== run A ==
==> flow/design.v <==
module fft_4pt #(
    parameter DATA_WIDTH = 16
) (
    input clk,
    input rst_n,
    input data_valid_in,
    input  signed [DATA_WIDTH-1:0] x0_r,
    input  signed [DATA_WIDTH-1:0] x0_i,
    input  signed [DATA_WIDTH-1:0] x1_r,
    input  signed [DATA_WIDTH-1:0] x1_i,
    input  signed [DATA_WIDTH-1:0] x2_r,
    input  signed [DATA_WIDTH-1:0] x2_i,
    input  signed [DATA_WIDTH-1:0] x3_r,
    input  signed [DATA_WIDTH-1:0] x3_i,
    output data_valid_out,
    output signed [DATA_WIDTH+1:0] X0_r,
    output signed [DATA_WIDTH+1:0] X0_i,
    output signed [DATA_WIDTH+1:0] X1_r,
    output signed [DATA_WIDTH+1:0] X1_i,
    output signed [DATA_WIDTH+1:0] X2_r,
    output signed [DATA_WIDTH+1:0] X2_i,
    output signed [DATA_WIDTH+1:0] X3_r,
    output signed [DATA_WIDTH+1:0] X3_i
);
    localparam S1_WIDTH = DATA_WIDTH + 1;
    localparam S2_WIDTH = DATA_WIDTH + 2;
    reg signed [DATA_WIDTH-1:0] x0_r_reg, x0_i_reg;
    reg signed [DATA_WIDTH-1:0] x2_r_reg, x2_i_reg;
    reg signed [DATA_WIDTH-1:0] x1_r_reg, x1_i_reg;
    reg signed [DATA_WIDTH-1:0] x3_r_reg, x3_i_reg;
    reg valid_s0;
    always @(posedge clk or negedge rst_n) begin
        if (!rst_n) begin
            x0_r_reg <= 0; x0_i_reg <= 0;
            x2_r_reg <= 0; x2_i_reg <= 0;
            x1_r_reg <= 0; x1_i_reg <= 0;
            x3_r_reg <= 0; x3_i_reg <= 0;
            valid_s0 <= 1'b0;
        end else begin
            x0_r_reg <= x0_r; x0_i_reg <= x0_i;
            x2_r_reg <= x2_r; x2_i_reg <= x2_i;
            x1_r_reg <= x1_r; x1_i_reg <= x1_i;
            x3_r_reg <= x3_r; x3_i_reg <= x3_i;
            valid_s0 <= data_valid_in;
        end
    end
    wire signed [S1_WIDTH-1:0] A_r, A_i, B_r, B_i;
    wire signed [S1_WIDTH-1:0] C_r, C_i, D_r, D_i;
    assign A_r = x0_r_reg + x2_r_reg;
    assign A_i = x0_i_reg + x2_i_reg;
    assign B_r = x0_r_reg - x2_r_reg;
    assign B_i = x0_i_reg - x2_i_reg;
    assign C_r = x1_r_reg + x3_r_reg;
    assign C_i = x1_i_reg + x3_i_reg;
    assign D_r = x1_r_reg - x3_r_reg;
    assign D_i = x1_i_reg - x3_i_reg;
    reg signed [S1_WIDTH-1:0] A_r_reg, A_i_reg, B_r_reg, B_i_reg;
    reg signed [S1_WIDTH-1:0] C_r_reg, C_i_reg, D_r_reg, D_i_reg;
    reg valid_s1;
    always @(posedge clk or negedge rst_n) begin
        if (!rst_n) begin
            A_r_reg <= 0; A_i_reg <= 0;
            B_r_reg <= 0; B_i_reg <= 0;
            C_r_reg <= 0; C_i_reg <= 0;
            D_r_reg <= 0; D_i_reg <= 0;
            valid_s1 <= 1'b0;
        end else begin
            A_r_reg <= A_r; A_i_reg <= A_i;
            B_r_reg <= B_r; B_i_reg <= B_i;
            C_r_reg <= C_r; C_i_reg <= C_i;
            D_r_reg <= D_r; D_i_reg <= D_i;
            valid_s1 <= valid_s0;
        end
    end
    wire signed [S2_WIDTH-1:0] X0_r_w, X0_i_w;
    wire signed [S2_WIDTH-1:0] X1_r_w, X1_i_w;
    wire signed [S2_WIDTH-1:0] X2_r_w, X2_i_w;
    wire signed [S2_WIDTH-1:0] X3_r_w, X3_i_w;
    assign X0_r_w = A_r_reg + C_r_reg;
    assign X0_i_w = A_i_reg + C_i_reg;
    assign X1_r_w = B_r_reg + D_i_reg;
    assign X1_i_w = B_i_reg - D_r_reg;
    assign X2_r_w = A_r_reg - C_r_reg;
    assign X2_i_w = A_i_reg - C_i_reg;
    assign X3_r_w = B_r_reg - D_i_reg;
    assign X3_i_w = B_i_reg + D_r_reg;
    reg signed [S2_WIDTH-1:0] X0_r_reg, X0_i_reg;
    reg signed [S2_WIDTH-1:0] X1_r_reg, X1_i_reg;
    reg signed [S2_WIDTH-1:0] X2_r_reg, X2_i_reg;
    reg signed [S2_WIDTH-1:0] X3_r_reg, X3_i_reg;
    reg valid_s2;
    always @(posedge clk or negedge rst_n) begin
        if (!rst_n) begin
            X0_r_reg <= 0; X0_i_reg <= 0;
            X1_r_reg <= 0; X1_i_reg <= 0;
            X2_r_reg <= 0; X2_i_reg <= 0;
            X3_r_reg <= 0; X3_i_reg <= 0;
            valid_s2 <= 1'b0;
        end else begin
            X0_r_reg <= X0_r_w; X0_i_reg <= X0_i_w;
            X1_r_reg <= X1_r_w; X1_i_reg <= X1_i_w;
            X2_r_reg <= X2_r_w; X2_i_reg <= X2_i_w;
            X3_r_reg <= X3_r_w; X3_i_reg <= X3_i_w;
            valid_s2 <= valid_s1;
        end
    end
    assign X0_r = X0_r_reg;
    assign X0_i = X0_i_reg;
    assign X1_r = X1_r_reg;
    assign X1_i = X1_i_reg;
    assign X2_r = X2_r_reg;
    assign X2_i = X2_i_reg;
    assign X3_r = X3_r_reg;
    assign X3_i = X3_i_reg;
    assign data_valid_out = valid_s2;
endmodule
export LEC_CHECK = 0
export ABC_AREA = 0
export CAP_MARGIN = 20
export CORE_MARGIN = 2
export CORE_UTILIZATION = 72
export CTS_CLUSTER_DIAMETER = 374
export CTS_CLUSTER_SIZE = 97
export PLACE_DENSITY = 0.38
export SLEW_MARGIN = 20
export TNS_END_PERCENT = 5
create_clock -name core_clock -period 1.57 [get_ports {clk}]
run.sh (not shown) runs the stock make flow with config.mk's settings and CLKGATE_MAP_FILE=.
As the logs show, run A stopped at clock tree synthesis after a tool error, so it never reached the end of the flow.
[inputs] run B vs run A
==> flow/config.mk <==
export PLATFORM = sky130hd
export DESIGN_NAME = fft_4pt
export DESIGN_NICKNAME = fft_4pt
export VERILOG_FILES = /design/flow/design.v
export SDC_FILE = /design/flow/constraint.sdc
export NUM_CORES = 4
export LEC_CHECK = 0
export CAP_MARGIN = 20
export CORE_MARGIN = 2
export CORE_UTILIZATION = 34
export SLEW_MARGIN = 20
==> flow/constraint.sdc <==
create_clock -name core_clock -period 2.83 [get_ports {clk}]
set_input_delay 0.5660 -clock core_clock [delete_from_list [all_inputs] [get_ports {clk}]]
set_output_delay 0.5660 -clock core_clock [all_outputs]
set_load 0.01 [all_outputs]
Results
Between run A and run B, the flow reports total cell area at the placement stage decreasing by more than 10%.
Both conditions hold for run B: the flow ran to the end and the final layout passed the timing, DRC and antenna checks.
Status: mux contribution to synthesized area parity (run A, run B)
Run A and run B ended up with roughly the same synthesized area.
Modified inputs, run C compared to run B
--- a/flow/config.mk
+++ b/flow/config.mk
@@ -6,6 +6,12 @@
 export NUM_CORES = 4
 export LEC_CHECK = 0
+export ABC_AREA = 1
 export CAP_MARGIN = 20
+export CELL_PAD_IN_SITES_DETAIL_PLACEMENT = 0
 export CORE_MARGIN = 2
 export CORE_UTILIZATION = 34
+export GPL_TIMING_DRIVEN = 1
+export MAX_ROUTING_LAYER = met4
+export MIN_ROUTING_LAYER = met1
+export PLACE_DENSITY = 0.43
 export SLEW_MARGIN = 20
==> flow/constraint.sdc <==
create_clock -name core_clock -period 4.86 [get_ports {clk}]
set_input_delay 0.9720 -clock core_clock [delete_from_list [all_inputs] [get_ports {clk}]]
set_output_delay 0.9720 -clock core_clock [all_outputs]
set_load 0.01 [all_outputs]
==> comparison <==
Changes observed in run C relative to run B: complex-gate fraction of the synthesized area decreased by 9.2 points relative to the old numbers; number of antenna violations at the first check in global routing shrank by 4; worst hold margin has increased; combinational-cell power consumption fell about 40%; final cell count grew by 27%. Summary of run C over run B: wire length now sits higher; critical path arrival went down 1.59 ns; layout multi-input combinational cell count higher; worst setup slack higher. ~same clock network power share in run C and run B. Run C finished every step from synthesis to the final layout, and the layout passed the timing, DRC and antenna checks. Looking at the reports, run B completed the entire flow and the layout it produced met the timing, DRC and antenna checks. Compared run C vs run B, and non-clock buffer count is down in run C. Cell at the slowest stage of the critical path: sky130_fd_sc_hd__clkdlybuf4s50_1 -> run C, sky130_fd_sc_hd__dfrtp_1 -> run B.
Edits applied to the flow inputs when going from run C to run D:
--- a/flow/config.mk
+++ b/flow/config.mk
@@ -6,12 +6,12 @@
 export NUM_CORES = 4
 export LEC_CHECK = 0
-export ABC_AREA = 1
+export ABC_AREA = 0
 export CAP_MARGIN = 20
 export CELL_PAD_IN_SITES_DETAIL_PLACEMENT = 0
 export CORE_MARGIN = 2
-export CORE_UTILIZATION = 34
+export CORE_UTILIZATION = 66
 export GPL_TIMING_DRIVEN = 1
 export MAX_ROUTING_LAYER = met4
 export MIN_ROUTING_LAYER = met1
-export PLACE_DENSITY = 0.43
+export SETUP_SLACK_MARGIN = 0.32
 export SLEW_MARGIN = 20
==> flow/constraint.sdc <==
create_clock -name core_clock -period 2.31 [get_ports {clk}]
set_input_delay 0.4620 -clock core_clock [delete_from_list [all_inputs] [get_ports {clk}]]
set_output_delay 0.4620 -clock core_clock [all_outputs]
set_load 0.01 [all_outputs]
### Flow results
- Run D did not finish; the tool stopped in global routing with error GRT-0232.
- Higher number of hold buffers added after cts was reported by run D, not run C.
- On number of synthesized register bits, run C and run D are basically level.
- Synthesized cell count down 28% in run D wrt run C
- Side by side, floorplan core density turned out higher in run D than in run C.
- Run D ended up with a lower row count than run C did.
- Summary of run D over run C: post-placement worst setup slack went down by 2.92 ns; fraction of the mapped netlist area in compound gates went up by 9.2 points.
Power and IR drop assume default switching activity.
